== run 1 ==
==> flow/design.v <==
module MAC_Unit #(parameter WIDTH=32) (
    input logic clk,
    input logic reset,
    input  logic [WIDTH-1:0] a,
    input  logic [WIDTH-1:0] b,
    output logic [WIDTH*2-1:0] result
);
    logic [WIDTH-1:0] a_reg, b_reg;
    logic [WIDTH*2-1:0] mult_result;  
    always_ff@(posedge clk or posedge reset) begin
        if (reset) begin
            a_reg <= '0;
            b_reg <= '0;
            mult_result <= '0;
            result <= '0;
        end else begin
            a_reg <= a;
            b_reg <= b;
            mult_result <= a_reg * b_reg;  
            result <= mult_result + result;  
        end 
    end
endmodule
Settings: LEC_CHECK=0, ABC_AREA=0, CAP_MARGIN=5, CELL_PAD_IN_SITES_DETAIL_PLACEMENT=2, CELL_PAD_IN_SITES_GLOBAL_PLACEMENT=1, CORE_ASPECT_RATIO=0.93, CORE_MARGIN=6, CORE_UTILIZATION=40, CTS_CLUSTER_DIAMETER=249, MAX_ROUTING_LAYER=met4, PLACE_DENSITY_LB_ADDON=0.1, SLEW_MARGIN=35, TNS_END_PERCENT=25; clock period 9.19 ns.
run.sh (not shown) runs the stock make flow with config.mk's settings and CLKGATE_MAP_FILE=.
Input-level comparison between run 2 and run 1:
# run 1
export LEC_CHECK = 0
export ABC_AREA = 0
export CAP_MARGIN = 5
export CELL_PAD_IN_SITES_DETAIL_PLACEMENT = 2
export CELL_PAD_IN_SITES_GLOBAL_PLACEMENT = 1
export CORE_ASPECT_RATIO = 0.93
export CORE_MARGIN = 6
export CORE_UTILIZATION = 40
export CTS_CLUSTER_DIAMETER = 249
export MAX_ROUTING_LAYER = met4
export PLACE_DENSITY_LB_ADDON = 0.1
export SLEW_MARGIN = 35
export TNS_END_PERCENT = 25
create_clock -name core_clock -period 9.19 [get_ports {clk}]
# run 2
export LEC_CHECK = 0
export ABC_AREA = 1
export CAP_MARGIN = 5
export CELL_PAD_IN_SITES_GLOBAL_PLACEMENT = 1
export CORE_ASPECT_RATIO = 0.92
export CORE_MARGIN = 6
export CORE_UTILIZATION = 40
export SLEW_MARGIN = 20
create_clock -name core_clock -period 9.0 [get_ports {clk}]
- Area of all placed cells without fillers (lower): run 1
- Number of global-route vias before repair, run 2 and run 1: smaller value in run 1
- NOTE count of placed standard cells including taps run 1->run 2 increased by more than a quarter
- Run 1 reports its worst setup path startpoint as a_reg[14] while run 2 reports a_reg[18].
- Looking at area taken by flip-flops and latches across run 2 and run 1, the one that comes out higher is run 1.
- Compared with run 1, in run 2 fill cell total of the finished layout went up about 10%.
What run 3 does differently from run 2 at the input level:
# run 2
export LEC_CHECK = 0
export ABC_AREA = 1
export CAP_MARGIN = 5
export CELL_PAD_IN_SITES_GLOBAL_PLACEMENT = 1
export CORE_ASPECT_RATIO = 0.92
export CORE_MARGIN = 6
export CORE_UTILIZATION = 40
export SLEW_MARGIN = 20
create_clock -name core_clock -period 9.0 [get_ports {clk}]
# run 3
export LEC_CHECK = 0
export ABC_AREA = 0
export CAP_MARGIN = 20
export CORE_ASPECT_RATIO = 0.5
export CORE_MARGIN = 2
export CORE_UTILIZATION = 50
export CTS_CLUSTER_DIAMETER = 383
export CTS_CLUSTER_SIZE = 98
export MAX_ROUTING_LAYER = met4
export PLACE_DENSITY = 0.42
export SLEW_MARGIN = 20
export TNS_END_PERCENT = 30
create_clock -name core_clock -period 9.0 [get_ports {clk}]
## What came out
Per the comparison of run 3 with run 2, count of clock-buffer cells in the layout went up 1.
Relative to run 2, global-route wire length before repair decreased by 20% in run 3.
Run 3: done, clean on timing, DRC and antenna
Note that the via count of the first global-routing pass recorded for run 3 amounts to 0.816 times the value seen in run 2.
Going from run 2 to run 3, number of standard cells in the layout, taps in and fillers out shrank by more than a quarter.
Changes in run 4 relative to run 3:
# run 3
export LEC_CHECK = 0
export ABC_AREA = 0
export CAP_MARGIN = 20
export CORE_ASPECT_RATIO = 0.5
export CORE_MARGIN = 2
export CORE_UTILIZATION = 50
export CTS_CLUSTER_DIAMETER = 383
export CTS_CLUSTER_SIZE = 98
export MAX_ROUTING_LAYER = met4
export PLACE_DENSITY = 0.42
export SLEW_MARGIN = 20
export TNS_END_PERCENT = 30
create_clock -name core_clock -period 9.0 [get_ports {clk}]
# run 4
export LEC_CHECK = 0
export ABC_AREA = 0
export CAP_MARGIN = 40
export CORE_ASPECT_RATIO = 0.5
export CORE_MARGIN = 7
export CORE_UTILIZATION = 70
export CTS_CLUSTER_DIAMETER = 258
export CTS_CLUSTER_SIZE = 98
export HOLD_SLACK_MARGIN = -0.1
export MAX_ROUTING_LAYER = met4
export PLACE_DENSITY = 0.42
export SLEW_MARGIN = 15
export TNS_END_PERCENT = 5
create_clock -name core_clock -period 9.0 [get_ports {clk}]
==> comparison <==
Changes observed in run 4 relative to run 3: global-route usage went up by 4.8 points; final design instance area without fill went down by 0.50%; maximum frequency went down by 1.4%.
Looking at run 3 and run 4, the sequential share of layout area is a wash.
Time the final worst path needs with I/O delays and setup: run 4 vs run 3 up 0.12 ns
Run 4 ran to completion and came out clean on the timing, design-rule and antenna checks.
Run 4 leaves less setup margin than run 3.

== P ==
// MAC_Unit: RTL as listed in full above, without the edits since
clock: 4.49 ns
lec_check: 0
abc_area: 1
cap_margin: 20
core_margin: 2
core_utilization: 72
cts_cluster_diameter: 379
cts_cluster_size: 100
place_density: 0.37
setup_slack_margin: 1.22
slew_margin: 20
tns_end_percent: 15
P did not finish: a tool error stopped it during 5_1_grt.
Input changes introduced in Q (baseline for comparison: P):
- TNS_END_PERCENT removed (was 15)
- SETUP_SLACK_MARGIN changed from 1.22 to 2.23
- CTS_CLUSTER_DIAMETER removed (was 379)
- PLACE_DENSITY changed from 0.37 to 0.35
- ABC_AREA removed (was 1)
- CTS_CLUSTER_SIZE removed (was 100)
- the clock period (ns, I/O delays scaled along) changed from 4.49 to 8.96
--- outcome ---
Of Q and P, it is Q that has the lower number of standard cells reported by yosys.
Compared with P, number of cell rows in Q decreased by a few percent.
P has a higher placed wire-length estimate than Q.
Q against P: post-CTS setup buffer count +128, area reported by Yosys stat -5000 µm², number of storage elements in the synthesis netlist ~0 delta, post-cts hold buffer count ~0 delta, post-synthesis cell count -about 30%.
Q has completed all stages; timing, DRC and antenna checks passed.
Compared to P, Q has y dimension of the die 5.4% lower.
Post-synthesis instance area, P and Q: lower on Q
| die size | Q vs P | 7000 µm² lower |
